## run 1
## uart_edge_detection
module uart_edge_detection (
    input logic clk,           
    input logic rst_n,         
    input logic uart_rx,       
    output logic uart_tx,      
    output logic led_rx,       
    output logic led_tx,       
    output logic data_ready    
);
clock: 3.19 ns
lec_check: 0
cap_margin: 20
core_margin: 2
core_utilization: 72
cts_cluster_diameter: 371
cts_cluster_size: 21
place_density: 0.42
setup_slack_margin: 0.41
slew_margin: 20
run.sh (not shown) runs the stock make flow with config.mk's settings and CLKGATE_MAP_FILE=.
Run 1 has completed all stages; timing, DRC and antenna checks passed.
Changes in run 2 relative to run 1:
diff --git a/flow/config.mk b/flow/config.mk
--- a/flow/config.mk
+++ b/flow/config.mk
@@ -6,10 +6,10 @@
 export NUM_CORES = 4
 export LEC_CHECK = 0
+export ABC_AREA = 1
 export CAP_MARGIN = 20
 export CORE_MARGIN = 2
 export CORE_UTILIZATION = 72
-export CTS_CLUSTER_DIAMETER = 371
-export CTS_CLUSTER_SIZE = 21
-export PLACE_DENSITY = 0.42
-export SETUP_SLACK_MARGIN = 0.41
+export CTS_CLUSTER_SIZE = 72
+export PLACE_DENSITY_LB_ADDON = 0.06
+export SETUP_SLACK_MARGIN = 0.32
 export SLEW_MARGIN = 20
Yosys stat chip area delta for run 2 relative to run 1: about 0.7% higher. Per the comparison of run 2 with run 1, register cell area after layout level, worst setup timing slack at the placement stage fell by 64 ps, number of instances in the synthesized netlist went up by 88, worst setup slack now larger, share of the core filled with cells in the final layout shrank by 1.1 points.
> inputs changed (run 2 -> run 3)
diff --git a/flow/config.mk b/flow/config.mk
--- a/flow/config.mk
+++ b/flow/config.mk
@@ -6,10 +6,7 @@
 export NUM_CORES = 4
 export LEC_CHECK = 0
-export ABC_AREA = 1
 export CAP_MARGIN = 20
 export CORE_MARGIN = 2
 export CORE_UTILIZATION = 72
-export CTS_CLUSTER_SIZE = 72
-export PLACE_DENSITY_LB_ADDON = 0.06
-export SETUP_SLACK_MARGIN = 0.32
+export SETUP_SLACK_MARGIN = 0.41
 export SLEW_MARGIN = 20
[summary]
- Per-cell via count in the routed design: run 3 vs run 2, no meaningful difference
- Count of multi-input combinational gates came out lower on run 3 than on run 2.
- Utilization: run 3 > run 2
- Overall die height sits lower in run 3 than in run 2.
- The worst setup path endpoint comes out conv_result[1][0] in one run and conv_result[16][0] in the other, namely in run 2 and run 3 respectively.
- Comparing run 2 and run 3, fraction of the yosys area taken by sequential cells is lower on run 2.
- Comparing run 2 against run 3, there is no change at all in critical path depth.
- Higher hold slack among run 2 and run 3: run 2
- ~same worst endpoint data arrival time in run 2 and run 3
- Ratio of total power to cell area ends up lower on run 2.
### run 3 -> run 4
diff --git a/flow/config.mk b/flow/config.mk
--- a/flow/config.mk
+++ b/flow/config.mk
@@ -6,7 +6,9 @@
 export NUM_CORES = 4
 export LEC_CHECK = 0
-export CAP_MARGIN = 20
+export CAP_MARGIN = 40
 export CORE_MARGIN = 2
 export CORE_UTILIZATION = 72
-export SETUP_SLACK_MARGIN = 0.41
+export CTS_CLUSTER_SIZE = 10
+export PLACE_DENSITY = 0.38
+export SETUP_SLACK_MARGIN = 0.76
 export SLEW_MARGIN = 20
[summary]
Final routed wirelength across all metal layers essentially unchanged between run 3 and run 4.
Taking run 3 as the reference point, the fill cell total of the finished layout of run 4 falls by 6.5%.
On power density over cell area, the higher figure sits with run 3, not run 4.
[run 4] non-clock buffer count fell 10 relative to run 3
In the flow results for run 4 and run 3, the overall power is smaller on run 4.
Destination of the critical timing path: conv_result[7][0] -> run 4, conv_result[16][0] -> run 3
Diff run 3..run 4 | sequential share of cell area | negligible
Maximum frequency, run 4 vs run 3: up by a few percent
Between run 3 and run 4, the final area figures differ only marginally.
Going from run 3 to run 4, utilization now sits lower, final clock period utilization by the worst path now sits lower.


The RTL this note starts from:
==> flow/design.v <==
module uart_tx #(
    parameter BAUD_DIV = 434
) (
    input logic clk,
    input logic rst_n,
    input logic tx_start,
    input logic [7:0] data_in,
    output logic tx_busy,
    output logic tx
);
    logic [9:0] tx_shift;   
    logic [3:0] bit_count;
    logic [11:0] baud_counter;
    logic tx_active;
    always_ff @(posedge clk or negedge rst_n) begin
        if (!rst_n) begin
            tx_active <= 0;
            baud_counter <= 0;
            tx_busy <= 0;
            tx <= 1;   
        end else begin
            if (tx_start && !tx_active) begin
                tx_active <= 1;
                tx_shift <= {1'b1, data_in, 1'b0};   
                baud_counter <= BAUD_DIV;
                bit_count <= 0;
                tx_busy <= 1;
            end else if (tx_active) begin
                if (baud_counter == 0) begin
                    baud_counter <= BAUD_DIV;
                    tx <= tx_shift[0];   
                    tx_shift <= {1'b1, tx_shift[9:1]};   
                    bit_count <= bit_count + 1;
                    if (bit_count == 9) begin   
                        tx_active <= 0;
                        tx_busy <= 0;
                    end
                end else begin
                    baud_counter <= baud_counter - 1;
                end
            end
        end
    end
endmodule
module uart_rx #(
    parameter BAUD_DIV = 434   
) (
    input logic clk,
    input logic rst_n,
    input logic rx,
    output logic [7:0] data_out,
    output logic data_valid,
	 	output logic [7:0] leds
);
    logic [11:0] baud_counter;
    logic [3:0] bit_count;
    logic [7:0] rx_shift;
    logic rx_active;
    always_ff @(posedge clk or negedge rst_n) begin
        if (!rst_n) begin
            baud_counter <= 0;
            bit_count <= 0;
            rx_active <= 0;
            data_valid <= 0;
            rx_shift <= 8'b0;   
        end else begin
            if (!rx_active && !rx) begin
                rx_active <= 1;
                baud_counter <= BAUD_DIV / 2;
                bit_count <= 0;
                rx_shift <= 8'b0;   
            end else if (rx_active) begin
                if (baud_counter == 0) begin
                    baud_counter <= BAUD_DIV;
                    if (bit_count < 9) begin
                        rx_shift <= {rx, rx_shift[7:1]};   
                        bit_count <= bit_count + 1;
                    end else begin
                        rx_active <= 0;
                        data_out <= rx_shift;  
								leds <= rx_shift;
                        data_valid <= 1;
                    end
                end else begin
                    baud_counter <= baud_counter - 1;
                end
            end else begin
                data_valid <= 0;
            end
        end
    end
endmodule
module uart_edge_detection (
    input logic clk,           
    input logic rst_n,         
    input logic uart_rx,       
    output logic uart_tx,      
    output logic led_rx,       
    output logic led_tx,       
    output logic data_ready    
);
    parameter CLOCK_FREQ = 50000000;    
    parameter BAUD_RATE  = 115200;
    parameter BAUD_DIV   = CLOCK_FREQ / BAUD_RATE;
    parameter THRESHOLD  = 4;           
    logic [7:0] rx_data;
    logic rx_done;
    logic [7:0] processed_data;
    logic tx_start;
    logic tx_busy;
    logic [7:0] image_data [0:63];     
    logic [7:0] conv_result [0:35];    
    logic [5:0] rx_counter;            
    logic [5:0] tx_counter;            
    typedef enum logic [1:0] {IDLE, RECEIVE, PROCESS, SEND} state_t;
    state_t state, next_state;
    uart_rx #(
        .BAUD_DIV(BAUD_DIV)
    ) uart_receiver (
        .clk(clk),
        .rst_n(rst_n),
        .rx(uart_rx),
        .data_out(rx_data),
        .data_valid(rx_done)
    );
    uart_tx #(
        .BAUD_DIV(BAUD_DIV)
    ) uart_transmitter (
        .clk(clk),
        .rst_n(rst_n),
        .tx_start(tx_start),
        .data_in(processed_data),
        .tx_busy(tx_busy),
        .tx(uart_tx)
    );
    always_ff @(posedge clk or negedge rst_n) begin
        if (!rst_n)
            state <= IDLE;
        else
            state <= next_state;
    end
    always_comb begin
        case (state)
            IDLE:      next_state = (rx_done) ? RECEIVE : IDLE;
            RECEIVE:   next_state = (rx_counter == 6'd63 && rx_done) ? PROCESS : RECEIVE;
            PROCESS:   next_state = SEND;
            SEND:      next_state = (tx_counter == 6'd36 && !tx_busy) ? IDLE : SEND;
            default:   next_state = IDLE;
        endcase
    end
    always_ff @(posedge clk or negedge rst_n) begin
        if (!rst_n) begin
            rx_counter <= 6'd0;
        end else if ((state == IDLE || state == RECEIVE) && rx_done) begin
            image_data[rx_counter] <= rx_data;
            rx_counter <= rx_counter + 1;
        end else if (state == IDLE) begin
            rx_counter <= 6'd0;
        end
    end
    integer i, j, k, l;
    reg [3:0] sum;
    always_ff @(posedge clk or negedge rst_n) begin
        if (!rst_n) begin
            for (i = 0; i < 36; i = i + 1)
                conv_result[i] <= 8'd0;
        end else if (state == PROCESS) begin
            for (i = 0; i < 6; i = i + 1) begin
                for (j = 0; j < 6; j = j + 1) begin
                    sum = 0;
                    for (k = 0; k < 3; k = k + 1) begin
                        for (l = 0; l < 3; l = l + 1) begin
                            sum = sum + image_data[(i + k) * 8 + (j + l)][0];
                        end
                    end
                    conv_result[i * 6 + j] <= (sum >= THRESHOLD) ? 8'b1 : 8'b0;
                end
            end
        end
    end
    always_ff @(posedge clk or negedge rst_n) begin
        if (!rst_n) begin
            tx_counter <= 6'd0;
            tx_start <= 1'b0;
            processed_data <= 8'd0;
        end else if (state == SEND) begin
            if (!tx_busy && !tx_start) begin
                tx_start <= 1'b1;
                processed_data <= conv_result[tx_counter];
                tx_counter <= tx_counter + 1;
            end else if (tx_start && tx_busy) begin
                tx_start <= 1'b0;
            end
        end else begin
            tx_counter <= 6'd0;
            tx_start <= 1'b0;
        end
    end
    always_ff @(posedge clk or negedge rst_n) begin
        if (!rst_n) begin
            led_rx <= 1'b0;
            led_tx <= 1'b0;
            data_ready <= 1'b0;
        end else begin
            led_rx <= (state == RECEIVE) ? rx_done : 1'b0;
            led_tx <= (state == SEND) ? ~tx_busy : 1'b0;
            data_ready <= (state == SEND);  
        end
    end
endmodule
make LEC_CHECK=0 CAP_MARGIN=20 CORE_ASPECT_RATIO=1.41 CORE_MARGIN=10 CORE_UTILIZATION=40 CTS_CLUSTER_DIAMETER=197 GPL_TIMING_DRIVEN=0 HOLD_SLACK_MARGIN=-0.07 MAX_ROUTING_LAYER=met4 PLACE_DENSITY_LB_ADDON=0.11 SETUP_SLACK_MARGIN=0.99 SLEW_MARGIN=20 finish   # period 9.88 ns
Change:
- ABC_AREA: unset -> 1
- CAP_MARGIN: 20 -> 0
- CORE_UTILIZATION: 40 -> 25
- CTS_CLUSTER_SIZE: unset -> 90
- HOLD_SLACK_MARGIN: -0.07 -> unset
- MAX_ROUTING_LAYER: met4 -> met5
=>
- The changed run finished clean
- non-clock buffer count decreases by 4
- via count increases by 3.9%
- worst hold slack gains 0.0071 ns
- sequential cell count is unchanged
- register-to-register slack gets better by 0.03 ns
- clock power drops by 8.9%
Change:
- CAP_MARGIN: 0 -> 20
- CORE_ASPECT_RATIO: 1.41 -> unset
- CORE_MARGIN: 10 -> 2
- CORE_UTILIZATION: 25 -> 72
- CTS_CLUSTER_DIAMETER: 197 -> unset
- CTS_CLUSTER_SIZE: 90 -> 71
- GPL_TIMING_DRIVEN: 0 -> unset
- MAX_ROUTING_LAYER: met5 -> unset
- PLACE_DENSITY_LB_ADDON: 0.11 -> 0.2
- SETUP_SLACK_MARGIN: 0.99 -> 0.48
- clock period: 9.88 -> 3.2 ns (I/O delays scaled with it)
What happened: The changed run produced a layout that fails on negative setup slack; worst setup slack loses 5.9 ns; register-to-register slack gets worse by 6.5 ns; via count went up by 27%; sequential cell count stays the same; global-route usage went up by 29 points; area after synthesis is unchanged.
Change:
- ABC_AREA: 1 -> unset
- CORE_UTILIZATION: 72 -> 67
- CTS_CLUSTER_SIZE: 71 -> unset
- PLACE_DENSITY_LB_ADDON: 0.2 -> unset
- SETUP_SLACK_MARGIN: 0.48 -> unset
- clock period: 3.2 -> 5.88 ns (I/O delays scaled with it)
The new run passed the timing, design-rule and antenna checks; cell area is lower by 9.3%; routed wire length is lower by 35%; core utilization is lower by 13 points; area after synthesis is lower by 0.71%; worst hold slack gains 0.20 ns.
Power figures rest on the tool's default switching activity, not on a simulated workload.
